== red ==
Design top_processor, start of the top module:
module top_processor(
    input clk,
    input rst,
    input [3:0] rx,      
    input [3:0] ry,      
    input [3:0] rz,      
    input [3:0] op,      
    input write_en,      
    output [31:0] result_out   
);
    wire [31:0] operand1;
    wire [31:0] operand2;
    wire [31:0] alu_result;
    reg [31:0] result_reg;
    always @(posedge clk or posedge rst) begin
        if (rst)
            result_reg <= 32'b0;
        else
            result_reg <= alu_result;
    end
    register_bank reg_bank(
        .clk(clk),
        .rst(rst),
        .read_reg1(ry),
        .read_reg2(rz),
        .write_reg(rx),
        .write_data(alu_result),
        .write_enable(write_en),
        .data_out1(operand1),
        .data_out2(operand2),
        .output_display()
    );
    alu alu_unit(
        .A(operand1),
        .B(operand2),
        .opcode(op),
        .result(alu_result)
    );
    assign result_out = result_reg;
endmodule
Size in the first run: ~4800 cells after synthesis, ~540 flip-flops, about 51 I/O pins, about 42000 sq um of cells after synthesis.
clock: 11.0 ns
lec_check: 0
abc_area: 0
cap_margin: 20
cell_pad_in_sites_detail_placement: 1
cell_pad_in_sites_global_placement: 1
core_aspect_ratio: 0.82
core_margin: 10
core_utilization: 37
cts_cluster_diameter: 159
gpl_routability_driven: 0
max_routing_layer: met4
min_routing_layer: met2
place_density: 0.78
slew_margin: 15
run.sh (not shown) runs the stock make flow with config.mk's settings and CLKGATE_MAP_FILE=.
red did not finish; a tool error ended it in 5_1_grt.
## Diff of input files: blue against red
- clearing CORE_ASPECT_RATIO, which used to be 0.82
- swapping 10 for 2 in CORE_MARGIN
- clearing CELL_PAD_IN_SITES_GLOBAL_PLACEMENT, which used to be 1
- swapping 37 for 40 in CORE_UTILIZATION
- putting TNS_END_PERCENT at 20 where nothing was set
- clearing MAX_ROUTING_LAYER, which used to be met4
- clearing MIN_ROUTING_LAYER, which used to be met2
- clearing ABC_AREA, which used to be 0
- clearing CTS_CLUSTER_DIAMETER, which used to be 159
- clearing PLACE_DENSITY, which used to be 0.78
- putting CTS_CLUSTER_SIZE at 45 where nothing was set
- putting SETUP_SLACK_MARGIN at -0.65 where nothing was set
- swapping 15 for 20 in SLEW_MARGIN
- clearing GPL_ROUTABILITY_DRIVEN, which used to be 0
- clearing CELL_PAD_IN_SITES_DETAIL_PLACEMENT, which used to be 1
- swapping 11.0 for 8.0 in the clock period (ns, I/O delays scaled along)
Results
blue ran to completion and came out clean on the timing, design-rule and antenna checks. Summary — total placed cells including tap cells, blue relative to red: higher, by 125. blue vs red — placement row count rose 7. red has a higher overall die width than blue. Yosys-reported design area after synthesis of red is on par with blue.
What green does differently from blue at the input level:
- setting PLACE_DENSITY_LB_ADDON to 0.13 for the first time
- setting HOLD_SLACK_MARGIN to 0.05 for the first time
- setting CELL_PAD_IN_SITES_DETAIL_PLACEMENT to 1 for the first time
- removing SETUP_SLACK_MARGIN (formerly -0.65)
- setting ABC_AREA to 1 for the first time
- changing TNS_END_PERCENT from 20 to 90
- changing CORE_UTILIZATION from 40 to 64
- changing SLEW_MARGIN from 20 to 25
- setting MIN_ROUTING_LAYER to met2 for the first time
- removing CTS_CLUSTER_SIZE (formerly 45)
Comparing blue against green, there is no change at all in number of flip-flops and latches in the synthesized netlist.
Tool error DPL-0033 stopped green during 3_5_place_dp; no final results.
Against blue as the reference, green delivers a lower die size.
In green relative to blue, chip area from the yosys synthesis statistics had gone down by a few percent.
green — AND-OR/OR-AND share of the synthesized area 17 points lower, blue as reference
The lower number of nets at floorplan came out of blue.
Cmp green vs blue: xor/xnor share of the synthesized area lower in green
In the tables for blue and green, floorplan core density reads higher with green.
[compare] base=blue new=green: synthesized cell count went up by 1873, post-synthesis sequential area ratio went up by 0.83 points, area of the mapped netlist went down by about 2.5%.
diff inputs: green => orange
- TNS_END_PERCENT: 90 -> unset
- MIN_ROUTING_LAYER: met2 -> unset
- HOLD_SLACK_MARGIN: 0.05 -> unset
- CORE_UTILIZATION: 64 -> 40
- SLEW_MARGIN: 25 -> 20
- PLACE_DENSITY_LB_ADDON: 0.13 -> unset
- ABC_AREA: 1 -> unset
- CELL_PAD_IN_SITES_DETAIL_PLACEMENT: 1 -> unset
## What came out
Out of green and orange, the only run to close with the timing, design-rule and antenna checks passing was orange.
green: DPL-0033 in 3_5_place_dp -> run aborted
Cmp green and orange / sequential share of the synthesized area / lower: orange
Higher number of standard cells after synthesis was reported by green, not orange.
Number of rows created at floorplan: orange higher than green
Share of flip-flops with an asynchronous set or reset came out exactly the same in green and orange.
orange — die outline area about 60% higher, green as reference
Between green and orange, the flow reports overall die width increasing by more than a quarter.
Mux contribution to synthesized area up 13 points in orange wrt green
Number of standard cells reported by yosys went down by more than a quarter going from green to orange.
Area figure in the yosys stat output: orange vs green up about 2.5%
Height of the die ends up lower on green.

* * *

== run 1 ==
Starting RTL as in the previous note.
make LEC_CHECK=0 ABC_AREA=1 CAP_MARGIN=20 CORE_MARGIN=2 CORE_UTILIZATION=72 CTS_CLUSTER_DIAMETER=142 CTS_CLUSTER_SIZE=99 PLACE_DENSITY=0.85 SETUP_SLACK_MARGIN=-0.13 SLEW_MARGIN=20 TNS_END_PERCENT=10 finish   # period 2.79 ns
Run 1 never completed; the flow aborted with a tool error in clock tree synthesis.
Input-level comparison between run 2 and run 1:
# run 1
export LEC_CHECK = 0
export ABC_AREA = 1
export CAP_MARGIN = 20
export CORE_MARGIN = 2
export CORE_UTILIZATION = 72
export CTS_CLUSTER_DIAMETER = 142
export CTS_CLUSTER_SIZE = 99
export PLACE_DENSITY = 0.85
export SETUP_SLACK_MARGIN = -0.13
export SLEW_MARGIN = 20
export TNS_END_PERCENT = 10
create_clock -name core_clock -period 2.79 [get_ports {clk}]
# run 2
export LEC_CHECK = 0
export CAP_MARGIN = 20
export CORE_MARGIN = 2
export CORE_UTILIZATION = 40
export SLEW_MARGIN = 20
create_clock -name core_clock -period 7.97 [get_ports {clk}]
### Flow results
- Of run 1 and run 2, only run 1 never reached the final stage.
- Run 1: it failed during clock tree synthesis, and the tool reported DPL-0038.
- Run 2 reports a higher share of the synthesized netlist area taken by xor and xnor gates than run 1 does.
- Diff run 1 -> run 2 | last weighted congestion value of the routability-driven placer | down by more than 10%
- Average cell area after synthesis on run 2 is up relative to run 1.
- Run 1 -> run 2: die area increased by more than half
- Netlist area before placement up 2.5% in run 2 wrt run 1
- In the metrics for run 1 and run 2, the one carrying the lower total cell area reported by yosys after synthesis is run 1.
- Height of the die, run 1 and run 2, higher one = run 2.
Input-level comparison between run 3 and run 2:
# run 2
export LEC_CHECK = 0
export CAP_MARGIN = 20
export CORE_MARGIN = 2
export CORE_UTILIZATION = 40
export SLEW_MARGIN = 20
create_clock -name core_clock -period 7.97 [get_ports {clk}]
# run 3
export LEC_CHECK = 0
export ABC_AREA = 1
export CAP_MARGIN = 20
export CORE_MARGIN = 2
export CORE_UTILIZATION = 72
export CTS_CLUSTER_DIAMETER = 142
export CTS_CLUSTER_SIZE = 99
export PLACE_DENSITY = 0.38
export SETUP_SLACK_MARGIN = -0.13
export SLEW_MARGIN = 20
export TNS_END_PERCENT = 10
create_clock -name core_clock -period 2.79 [get_ports {clk}]
--- outcome ---
- Run 2 finished all stages; the layout is clean.
- Run 3 is listed as incomplete: the tool reported an error in clock tree synthesis and the run ended there.
- From run 2 to run 3 the numbers moved as follows: chip area line of the yosys report shrank by about 2.5%; share of synthesized cell area in full adder, half adder and majority cells comparable.
- Run 3 — cell count after placement 36% higher, run 2 as reference
- Run 3 vs run 2: post-synth net total up by more than a quarter
- Between run 3 and run 2, it is run 3 whose effective utilization at floorplan is higher, by 32 points.
- Going from run 2 to run 3, detailed placer's ending HPWL down about 7%, netlist area before placement saw a decrease, part of the Yosys area used for sequential elements increased 0.83 points, final estimated routing congestion in global placement rose 0.25.
- The run showing the greater die area is run 2.
- Average size of a mapped cell: run 3 and run 2 compared, higher one is run 2
